==> harbor: inputs <==
==> flow/design.v <==
`timescale 1ns/10ps
module IOTDF( clk, rst, in_en, iot_in, fn_sel, busy, valid, iot_out);
input        clk;
input        rst;
input        in_en;
input  [7:0] iot_in;
input  [2:0] fn_sel;
output     busy;
output reg valid;
output reg [127:0] iot_out;
parameter GRAY2BIN = 3'b001; 
parameter FIR      = 3'b010; 
reg [9:0] counter;
reg [9:0] counter_delay1;
reg [9:0] counter_delay2;
reg [127:0] iot_data;
reg [127:0] prep_to_out;
reg [127:0] prep_to_output;
reg [127:0] wait_to;
always @(posedge clk or posedge rst) begin
    if(rst) begin
        counter <= 0;
    end else if(in_en) begin
        if (counter == 960) counter <= 0;
        else counter <= counter + 1;
    end else begin
        counter <= counter;
    end 
end
always @(posedge clk or posedge rst) begin
    if(rst) begin
        counter_delay1 <= 0;
        counter_delay2 <= 0;
    end else if(in_en) begin
        counter_delay1 <= counter;
        counter_delay2 <= counter_delay1;
    end else begin
        counter_delay1 <= counter_delay1;
        counter_delay2 <= counter_delay2;
    end
end
always @(posedge clk or posedge rst) begin
    if(rst) begin
        iot_data <= 0;
    end else if(in_en) begin
        iot_data[7:0] <= iot_in;
        iot_data[127:8] <= iot_data[119:0];
    end else begin
        iot_data <= iot_data;
    end
end
always @(posedge clk) begin
    if(!rst && in_en) begin
        wait_to <= iot_data;
    end else begin
        wait_to <= wait_to;
    end
end
integer idx;
always @(*) begin
    if(rst) begin
        prep_to_out = 0;
        prep_to_output = 0;
    end else if(in_en) begin
        if(fn_sel == GRAY2BIN) begin
            if (counter_delay1[3:0] == 15) begin
                prep_to_output = 0;
                prep_to_out[127] = iot_data[127];
                for (idx = 126; idx >= 0; idx = idx - 1) begin
                    prep_to_out[idx] = prep_to_out[idx + 1] ^ iot_data[idx];
                end
            end else begin
                prep_to_out = 0;
                prep_to_output = 0;
            end
        end else if(fn_sel == FIR) begin
            if (counter_delay1[3:0] == 15) begin
                prep_to_out = iot_data;
                prep_to_output = 0;
            end else if (counter_delay2[3:0] == 15) begin
                prep_to_out = wait_to;
                prep_to_output[127:120] = (((prep_to_out[127:120] * 8'd5) >> 3)+ 1) >> 1;
                prep_to_output[119:112] = ((((prep_to_out[119:112] * 8'd5)+(prep_to_out[127:120] * 8'd9)) >> 3)+ 1) >> 1;
                prep_to_output[111:104] = ((((prep_to_out[111:104] * 8'd5)+(prep_to_out[119:112] * 8'd9)+(prep_to_out[127:120] * 8'd2)) >>3)+ 1) >> 1;
                prep_to_output[103:96] = ((((prep_to_out[103:96] * 8'd5)+(prep_to_out[111:104] * 8'd9)+(prep_to_out[119:112] * 8'd2)) >>3)+ 1) >> 1;
                prep_to_output[95:88] = ((((prep_to_out[95:88] * 8'd5)+(prep_to_out[103:96] * 8'd9)+(prep_to_out[111:104] * 8'd2)) >>3)+ 1) >> 1;
                prep_to_output[87:80] = ((((prep_to_out[87:80] * 8'd5)+(prep_to_out[95:88] * 8'd9)+(prep_to_out[103:96] * 8'd2)) >>3)+ 1) >> 1;
                prep_to_output[79:72] = ((((prep_to_out[79:72] * 8'd5)+(prep_to_out[87:80] * 8'd9)+(prep_to_out[95:88] * 8'd2)) >>3)+ 1) >> 1;
                prep_to_output[71:64] = ((((prep_to_out[71:64] * 8'd5)+(prep_to_out[79:72] * 8'd9)+(prep_to_out[87:80] * 8'd2)) >>3)+ 1) >> 1;
                prep_to_output[63:56] = ((((prep_to_out[63:56] * 8'd5)+(prep_to_out[71:64] * 8'd9)+(prep_to_out[79:72] * 8'd2)) >>3)+ 1) >> 1;
                prep_to_output[55:48] = ((((prep_to_out[55:48] * 8'd5)+(prep_to_out[63:56] * 8'd9)+(prep_to_out[71:64] * 8'd2)) >>3)+ 1) >> 1;
                prep_to_output[47:40] = ((((prep_to_out[47:40] * 8'd5)+(prep_to_out[55:48] * 8'd9)+(prep_to_out[63:56] * 8'd2)) >>3)+ 1) >> 1;
                prep_to_output[39:32] = ((((prep_to_out[39:32] * 8'd5)+(prep_to_out[47:40] * 8'd9)+(prep_to_out[55:48] * 8'd2)) >>3)+ 1) >> 1;
                prep_to_output[31:24] = ((((prep_to_out[31:24] * 8'd5)+(prep_to_out[39:32] * 8'd9)+(prep_to_out[47:40] * 8'd2)) >>3)+ 1) >> 1;
                prep_to_output[23:16] = ((((prep_to_out[23:16] * 8'd5)+(prep_to_out[31:24] * 8'd9)+(prep_to_out[39:32] * 8'd2)) >>3)+ 1) >> 1;
                prep_to_output[15:8] = ((((prep_to_out[15:8] * 8'd5)+(prep_to_out[23:16] * 8'd9)+(prep_to_out[31:24] * 8'd2)) >>3)+ 1) >> 1;
                prep_to_output[7:0] = ((((prep_to_out[7:0] * 8'd5)+(prep_to_out[15:8] * 8'd9)+(prep_to_out[23:16] * 8'd2)) >>3)+ 1) >> 1;
            end else begin
                prep_to_out = 0;
                prep_to_output = 0;
            end
        end else begin
            prep_to_out = 0;
            prep_to_output = 0;
        end
    end else begin
        prep_to_out = 0;
        prep_to_output = 0;
    end
end
assign busy = 0;
always @(posedge clk or posedge rst) begin
    if(rst) begin
        valid <= 0;
    end else if(in_en) begin
        case(fn_sel)
            GRAY2BIN: begin
                if (counter_delay1[3:0] == 15) begin
                    valid <= 1;
                end else begin
                    valid <= 0;
                end
            end
            FIR: begin
                if (counter_delay2[3:0] == 15) begin
                    valid <= 1;
                end else begin
                    valid <= 0;
                end
            end
            default: begin
                valid <= 0;
            end
        endcase
    end
end
always @(posedge clk or posedge rst) begin
    if(rst) begin
        iot_out <= 0;
    end else if(in_en) begin
        case(fn_sel)
            GRAY2BIN: begin
                if (counter_delay1[3:0] == 15) begin
                    iot_out <= prep_to_out;
                end
            end
            FIR: begin
                if (counter_delay2[3:0] == 15) begin
                    iot_out <= prep_to_output;
                end 
            end
            default: begin
                iot_out <= 1'b0;
            end
        endcase
    end
end
endmodule
==> flow/run.sh <==
#!/bin/bash
# the make line also repeats each setting of config.mk as NAME=value (left out here)
make -C /OpenROAD-flow-scripts/flow DESIGN_CONFIG=/design/flow/config.mk WORK_HOME=/design/flow/orfs CLKGATE_MAP_FILE= finish
==> flow/config.mk <==
export PLATFORM = sky130hd
export DESIGN_NAME = IOTDF
export DESIGN_NICKNAME = IOTDF
export VERILOG_FILES = /design/flow/design.v
export SDC_FILE = /design/flow/constraint.sdc
export NUM_CORES = 4
export LEC_CHECK = 0
export CAP_MARGIN = 0
export CORE_MARGIN = 2
export CORE_UTILIZATION = 72
export CTS_CLUSTER_DIAMETER = 397
export CTS_CLUSTER_SIZE = 10
export HOLD_SLACK_MARGIN = 0.29
export PLACE_DENSITY = 0.89
export SETUP_SLACK_MARGIN = 1.78
export SLEW_MARGIN = 20
export TNS_END_PERCENT = 10
==> flow/constraint.sdc <==
create_clock -name core_clock -period 5.95 [get_ports {clk}]
set_input_delay 1.1900 -clock core_clock [delete_from_list [all_inputs] [get_ports {clk}]]
set_output_delay 1.1900 -clock core_clock [all_outputs]
set_load 0.01 [all_outputs]
==> onyx: changes against harbor <==
CAP_MARGIN = 30   (was 0)
CORE_UTILIZATION = 71   (was 72)
CTS_CLUSTER_DIAMETER = 29   (was 397)
CTS_CLUSTER_SIZE = 39   (was 10)
HOLD_SLACK_MARGIN = not set   (was 0.29)
MAX_ROUTING_LAYER = met4   (was not set)
PLACE_DENSITY = not set   (was 0.89)
SETUP_SLACK_MARGIN = 1.15   (was 1.78)
TNS_END_PERCENT = not set   (was 10)
==> flow/constraint.sdc (replaced) <==
create_clock -name core_clock -period 4.5 [get_ports {clk}]
set_input_delay 0.9000 -clock core_clock [delete_from_list [all_inputs] [get_ports {clk}]]
set_output_delay 0.9000 -clock core_clock [all_outputs]
set_load 0.01 [all_outputs]
==> qor summary <==
item	harbor	onyx
Result of the run	complete, no violations	did not finish
Stage where the flow stopped	-	global routing (5_1_grt)
Standard cell area after detailed placement	37450 um2	39270 um2
CTS buffer count	46	95
X dimension of the die	225.4 um	227.0 um
Share of the core filled by cells before placement	72.56%	71.96%
Placer's final routability congestion estimate	0.9421	0.9778
Chip Height	225.4 um	227.0 um
Postcts setup bufs	128	160
Floorplan Core Area	48650 um2	49050 um2
H-tree depth reported by CTS	2	3
DP HPWL	68860 um	72630 um
Total Die Area	50810 um2	51520 um2
Placed Cells	3896	4072
